Design ALU_STAGE, start of the top module:
module ALU_STAGE (
  input clock_in,
  input [31:0] a_in,
  input [31:0] b_in,
  input [3:0] uop_in,
  output [31:0] result_out
);
reg [31:0] a_q;
reg [31:0] b_q;
reg [3:0] uop_q;
reg [31:0] result_q;
wire [31:0] alu_result;
ALU #(.DATA_WIDTH(32)) alu0 (
  .a_data_in(a_q),
  .b_data_in(b_q),
  .uop_in(uop_q),
  .result_out(alu_result)
);
always @(posedge clock_in) begin
  a_q <= a_in;
  b_q <= b_in;
  uop_q <= uop_in;
  result_q <= alu_result;
end
assign result_out = result_q;
endmodule
Size in the first run: about 100 flip-flops, ~100 I/O pins, roughly 11000 um^2 of cells after synthesis.
Settings: LEC_CHECK=0, CAP_MARGIN=20, CELL_PAD_IN_SITES_DETAIL_PLACEMENT=1, CORE_ASPECT_RATIO=0.64, CORE_MARGIN=2, CORE_UTILIZATION=16, CTS_CLUSTER_DIAMETER=136, CTS_CLUSTER_SIZE=54, GPL_TIMING_DRIVEN=0, MIN_ROUTING_LAYER=met2, SLEW_MARGIN=5, TNS_END_PERCENT=15; clock period 4.0 ns.
run.sh (not shown) runs the stock make flow with config.mk's settings and CLKGATE_MAP_FILE=.
The first run completed and failed the layout checks on setup timing.
Next try:
CAP_MARGIN = 35   (was 20)
CELL_PAD_IN_SITES_DETAIL_PLACEMENT = unset   (was 1)
CORE_ASPECT_RATIO = unset   (was 0.64)
CORE_UTILIZATION = 68   (was 16)
CTS_CLUSTER_DIAMETER = 244   (was 136)
CTS_CLUSTER_SIZE = 52   (was 54)
GPL_TIMING_DRIVEN = unset   (was 0)
MIN_ROUTING_LAYER = unset   (was met2)
SLEW_MARGIN = 20   (was 5)
TNS_END_PERCENT = unset   (was 15)
clock period = 2.6 ns   (was 4.0 ns; I/O delays follow)
With this change the flow did not get past global routing (5_1_grt) with GRT-0116.
Area after synthesis does not change.
Synthesized cell count stays the same.
Die area went down by 76%.
Next try:
ABC_AREA = 0   (was unset)
CORE_UTILIZATION = 61   (was 68)
CTS_CLUSTER_DIAMETER = unset   (was 244)
CTS_CLUSTER_SIZE = unset   (was 52)
HOLD_SLACK_MARGIN = 0.3   (was unset)
MIN_ROUTING_LAYER = met1   (was unset)
SETUP_SLACK_MARGIN = -0.13   (was unset)
TNS_END_PERCENT = 45   (was unset)
clock period = 2.14 ns   (was 2.6 ns; I/O delays follow)
What happened: Now the flow died in clock tree synthesis (4_1_cts). Synthesized cell count stays the same. Die area went up by 11%. Synthesized area stays the same.
Next try:
CELL_PAD_IN_SITES_DETAIL_PLACEMENT = 2   (was unset)
CORE_MARGIN = 10   (was 2)
CORE_UTILIZATION = 44   (was 61)
CTS_CLUSTER_SIZE = 86   (was unset)
HOLD_SLACK_MARGIN = unset   (was 0.3)
SETUP_SLACK_MARGIN = unset   (was -0.13)
=> This time the run never finished: it broke off in detailed placement (3_5_place_dp); area after synthesis stays the same; die area goes up by 66%; synthesized cell count does not change.
Next try:
ABC_AREA = unset   (was 0)
CAP_MARGIN = 20   (was 35)
CELL_PAD_IN_SITES_DETAIL_PLACEMENT = unset   (was 2)
CORE_MARGIN = 2   (was 10)
CORE_UTILIZATION = 9   (was 44)
CTS_CLUSTER_SIZE = unset   (was 86)
MIN_ROUTING_LAYER = unset   (was met1)
TNS_END_PERCENT = unset   (was 45)
clock period = 4.67 ns   (was 2.14 ns; I/O delays follow)
After rerunning: Now the flow completed without violations. Die area climbs to 3.9 times its value. Synthesized area does not change. Synthesized cell count does not change.
Next try:
CORE_UTILIZATION = 65   (was 9)
CTS_CLUSTER_DIAMETER = 28   (was unset)
CTS_CLUSTER_SIZE = 72   (was unset)
clock period = 3.1 ns   (was 4.67 ns; I/O delays follow)
Now the flow ran to the end with violations: setup timing.
Register-to-register slack degrades by 840 ps.
Core utilization grows by 73 points.
Wire length decreases by 20%.
Sequential power came out higher by 45%.
Design area decreases by 1.2%.
Setup slack gets worse by 840 ps.
Sequential cell count stays the same.
Cell count fell by 41%.
Synthesized cell count stays the same.


## run a
Starting RTL as in the previous note.
export LEC_CHECK = 0
export CAP_MARGIN = 20
export CELL_PAD_IN_SITES_GLOBAL_PLACEMENT = 2
export CORE_MARGIN = 2
export CORE_UTILIZATION = 40
export CTS_CLUSTER_DIAMETER = 365
export CTS_CLUSTER_SIZE = 100
export PLACE_DENSITY_LB_ADDON = 0.1
export SETUP_SLACK_MARGIN = 0.76
export SLEW_MARGIN = 20
export TNS_END_PERCENT = 5
create_clock -name core_clock -period 4.0 [get_ports {clock_in}]
Run a completed end to end with timing, DRC and antenna clean.
Modified inputs, run b compared to run a
- changing CTS_CLUSTER_DIAMETER from 365 to 28
- removing CTS_CLUSTER_SIZE (formerly 100)
- removing PLACE_DENSITY_LB_ADDON (formerly 0.1)
- removing CELL_PAD_IN_SITES_GLOBAL_PLACEMENT (formerly 2)
- changing SETUP_SLACK_MARGIN from 0.76 to 0.17
- changing CORE_UTILIZATION from 40 to 67
- removing TNS_END_PERCENT (formerly 5)
- changing the clock period (ns, I/O delays scaled along) from 4.0 to 3.16
Notes after the runs:
From run a to run b the numbers moved as follows: pre-CTS setup slack lower; net count reported at finish +5.0%.
Power deteriorates in run b relative to run a.
Flip-flop and latch count: run a vs run b identical
Minimum period implied by the final worst setup slack across run b and run a: no real change.
Looking at destination of the critical timing path, the result_q[25] result is from run a; the result_q[14] one comes from run b.
Wire length, run b and run a: lower on run a
Between run a and run b, the portion of the layout cell area used by clock cells does not differ in any meaningful way.
The total instance count after detailed placement in run b sits 55 below the value recorded for run a.
Run a leaves more setup margin than run b.
Diff run a -> run b: number of optimization iterations in the first detailed-route pass went up 10; first-iteration DRC count up 1,660.
Run b and run a: one clean run, run a; the rest did not finish clean.


## maple
The RTL this note starts from:
==> flow/design.v <==
module ALU_STAGE (
  input clock_in,
  input [31:0] a_in,
  input [31:0] b_in,
  input [3:0] uop_in,
  output [31:0] result_out
);
reg [31:0] a_q;
reg [31:0] b_q;
reg [3:0] uop_q;
reg [31:0] result_q;
wire [31:0] alu_result;
ALU #(.DATA_WIDTH(32)) alu0 (
  .a_data_in(a_q),
  .b_data_in(b_q),
  .uop_in(uop_q),
  .result_out(alu_result)
);
always @(posedge clock_in) begin
  a_q <= a_in;
  b_q <= b_in;
  uop_q <= uop_in;
  result_q <= alu_result;
end
assign result_out = result_q;
endmodule

module ALU
  #(parameter DATA_WIDTH = 32)(
    input [DATA_WIDTH-1:0]  a_data_in,  
    input [DATA_WIDTH-1:0]  b_data_in,  
    input [3:0]             uop_in,
    output reg [DATA_WIDTH-1:0] result_out
);
always@(*) begin
  case(uop_in)
    4'b0000: result_out = a_data_in + b_data_in;
    4'b0001: result_out = a_data_in - b_data_in;
    4'b0010: result_out = a_data_in|b_data_in;
    4'b0011: result_out = a_data_in&b_data_in;
    4'b0100: result_out = a_data_in^b_data_in;
    4'b1000: result_out = a_data_in;
    4'b1001: result_out = b_data_in;
    4'b1010: result_out = ($signed(a_data_in)<$signed(b_data_in))?32'd1:32'd0;
    4'b1011: result_out = (a_data_in<b_data_in)?32'd1:32'd0;
    4'b1101: result_out = $signed(a_data_in) >>> b_data_in[4:0];
    4'b1110: result_out = a_data_in >> b_data_in[4:0];
    4'b1111: result_out = a_data_in << b_data_in[4:0];
    default: result_out = 32'h00000000;
  endcase
end
endmodule
make LEC_CHECK=0 ABC_AREA=0 CAP_MARGIN=10 CELL_PAD_IN_SITES_DETAIL_PLACEMENT=2 CELL_PAD_IN_SITES_GLOBAL_PLACEMENT=1 CORE_ASPECT_RATIO=1.36 CORE_MARGIN=10 CORE_UTILIZATION=44 CTS_CLUSTER_SIZE=32 GPL_ROUTABILITY_DRIVEN=0 HOLD_SLACK_MARGIN=0.3 MIN_ROUTING_LAYER=met2 PLACE_DENSITY_LB_ADDON=0.15 SETUP_SLACK_MARGIN=0.01 SLEW_MARGIN=30 TNS_END_PERCENT=45 finish   # period 2.14 ns
As the logs show, maple stopped at detailed placement after a tool error, so it never reached the end of the flow.
diff inputs: maple => tundra
- swapping 30 for 20 in SLEW_MARGIN
- clearing GPL_ROUTABILITY_DRIVEN, which used to be 0
- swapping 44 for 61 in CORE_UTILIZATION
- clearing CTS_CLUSTER_SIZE, which used to be 32
- clearing CELL_PAD_IN_SITES_GLOBAL_PLACEMENT, which used to be 1
- swapping 0.3 for 0.29 in HOLD_SLACK_MARGIN
- swapping 10 for 35 in CAP_MARGIN
- swapping met2 for met1 in MIN_ROUTING_LAYER
- clearing PLACE_DENSITY_LB_ADDON, which used to be 0.15
- swapping 0.01 for -0.13 in SETUP_SLACK_MARGIN
- clearing CORE_ASPECT_RATIO, which used to be 1.36
- swapping 10 for 2 in CORE_MARGIN
- clearing CELL_PAD_IN_SITES_DETAIL_PLACEMENT, which used to be 2
--- outcome ---
The flow ended early for tundra: it failed with a tool error in clock tree synthesis. Relative to maple, core area has gone down in tundra. tundra vs maple — floorplan core density rose 18 points. Diff maple -> tundra: die area lost 13000 um2, total standard cell area after synthesis neither gained nor lost much.
The following lists how fjord was set up differently from tundra:
- a change of ABC_AREA from 0 to 1
- a change of CORE_UTILIZATION from 61 to 56
- a change of SETUP_SLACK_MARGIN from -0.13 to 0.12
### Flow results
Final checks on fjord, whose flow otherwise completed, came back failing, citing negative setup slack.
Taking tundra over fjord, the synthesized cell count ratio works out to 0.61.
Changes observed in fjord relative to tundra: post-synthesis instance area went up about 17%; die size went up 5000 um2; vertical die size went up about 13%; die extent in x went up 13%.


// ALU_STAGE: RTL as listed in full above, without the edits since
clock: 3.12 ns
lec_check: 0
cap_margin: 20
core_margin: 2
core_utilization: 65
cts_cluster_diameter: 27
slew_margin: 20
The first run ran to the end with violations: negative setup slack.
Next try:
- CORE_UTILIZATION: 65 -> 68
- CTS_CLUSTER_DIAMETER: 27 -> unset
- clock period: 3.12 -> 3.7 ns (I/O delays scaled with it)
Outcome: The changed run finished with timing, DRC and antenna clean; design area shrinks by 8.3%; clock skew stays flat; sequential power shrinks by 15%; global-route usage shrinks by 0.11 points; routed wire length shrinks by 7.9%; non-clock buffer count shrinks by 91; sequential cell count is unchanged.
Power and IR drop assume default switching activity.
